==> flow/design.v (excerpt) <==
module Top_convolution(
 input clk,
	input rst,
	input start,
	input en,
	input [12:0] addr,
	output [20:0] out,
	output [20:0] max_pl,
	output reg done,
	output pat_en,
	output [9:0] pat_addr,
	input [7:0] pat_dout,
	output img_en,
	output [17:0] img_addr,
	input [7:0] img_dout,
	output pc_en,
	output pc_we,
	output [9:0] pc_addr,
	output [10:0] pc_din,
	input [10:0] pc_dout,
	output ic_en,
	output ic_we,
	output [17:0] ic_addr,
	output [10:0] ic_din,
	input [10:0] ic_dout,
	output pl_en,
	output pl_we,
	output [12:0] pl_addr,
	output [20:0] pl_din,
	input [20:0] pl_dout
    );
	assign out = out_pl;
	reg [8:0] HT_SM, WT_SM;
	wire [8:0] ht_sm, wt_sm; 
	reg [8:0] HT_LG, WT_LG;
	wire [8:0] ht_lg, wt_lg;
	assign ht_sm = HT_SM;
	assign wt_sm = WT_SM;
	assign ht_lg = HT_LG;
	assign wt_lg = WT_LG;
	parameter [8:0] height_fil = 10, width_fil = 8, side_lap = 3, height_filpro = 8, width_filpro = 6,
	height_image = 48, width_image = 40, height_impro = 46, width_impro = 38, factor = 5;
	parameter [3:0] idle = 0, setup = 1, conv_p1 = 2, conv_p2 = 3, delay_p1 = 4, delay_p2 = 5, maxpl = 6, read = 15;
	reg [3:0] current_state, next_state;
	wire done_conv, done_maxpl;
	reg en_conv;
	wire en_maxpl;
	reg en_cnt_l1, en_cnt_l2, en_cnt_sm;
	reg clear;
	wire conv_done_l1, conv_done_l2;
	reg [1:0] conv_sel;
	assign en_maxpl = (conv_sel==3)? done_conv:0;
	wire signed [8:0] in1, in2;
	wire [20:0] out_conv;
	assign in1 = (conv_sel==2'b00)? 0: 
					(conv_sel==2'b01)? out_f: 
					(conv_sel==2'b10)? out_i:out_ip[10:2];
	assign in2 = (conv_sel==2'b00)? 0: 
					(conv_sel==2'b11)? out_fp[10:2]: out_lap;
	wire signed [20:0] in_maxpl, out_maxpl;
	assign in_maxpl = out_conv;
	reg [9:0] ADDR_SM;
	wire [17:0] addr_lg_l1;
	wire [17:0] addr_lg_l2;
	reg [17:0] ADDR_OUT;
	wire en_f, en_i, en_fp, en_ip, en_lap, en_pl;
	reg wr_ip, wr_fp, wr_pl;
	wire [9:0] addr_f;
	wire [17:0] addr_i;
	wire [9:0] addr_fp;
	wire [17:0] addr_ip;
	wire [12:0] addr_pl;
	wire [3:0] addr_lap;
	wire [10:0] in_fp, in_ip;
	wire [10:0] out_fp, out_ip;
	wire signed [20:0] in_pl;
	assign in_fp = out_conv[10:0];
	assign in_ip = out_conv[10:0];
	assign in_pl = out_maxpl;
	wire signed [8:0] out_lap;
	wire signed [7:0] out_i, out_f;	
	wire signed [20:0] out_pl;
	assign en_lap = (conv_sel==3||conv_sel==0)? 0:1;
  ...
For scale: roughly 240 I/O pins.
clock: 5.19 ns
lec_check: 0
abc_area: 1
cap_margin: 40
core_aspect_ratio: 0.5
core_margin: 2
core_utilization: 72
cts_cluster_diameter: 308
cts_cluster_size: 95
place_density: 0.83
setup_slack_margin: 0.8
slew_margin: 20
run.sh (not shown) runs the stock make flow with config.mk's settings and CLKGATE_MAP_FILE=.
The first run did not get past 5_1_grt.
Edit:
- ABC_AREA: 1 -> default
- CAP_MARGIN: 40 -> 30
- CORE_ASPECT_RATIO: 0.5 -> default
- CORE_UTILIZATION: 72 -> 66
- CTS_CLUSTER_DIAMETER: 308 -> default
- CTS_CLUSTER_SIZE: 95 -> default
- PLACE_DENSITY: 0.83 -> default
- SETUP_SLACK_MARGIN: 0.8 -> default
- clock period: 5.19 -> 7.33 ns (I/O delays scaled with it)
Now the flow reached the layout checks and failed them: negative setup slack.
Synthesized area came out lower by about 3.3%.
Die area goes up by 5.1%.
Synthesized cell count falls by 19%.
Edit:
- CORE_UTILIZATION: 66 -> 72
- PLACE_DENSITY_LB_ADDON: default -> 0.28
- clock period: 7.33 -> 7.14 ns (I/O delays scaled with it)
What happened: This time the run never finished: it broke off in 5_1_grt. Die area falls by 8.2%. Area after synthesis is unchanged. Synthesized cell count stays the same.
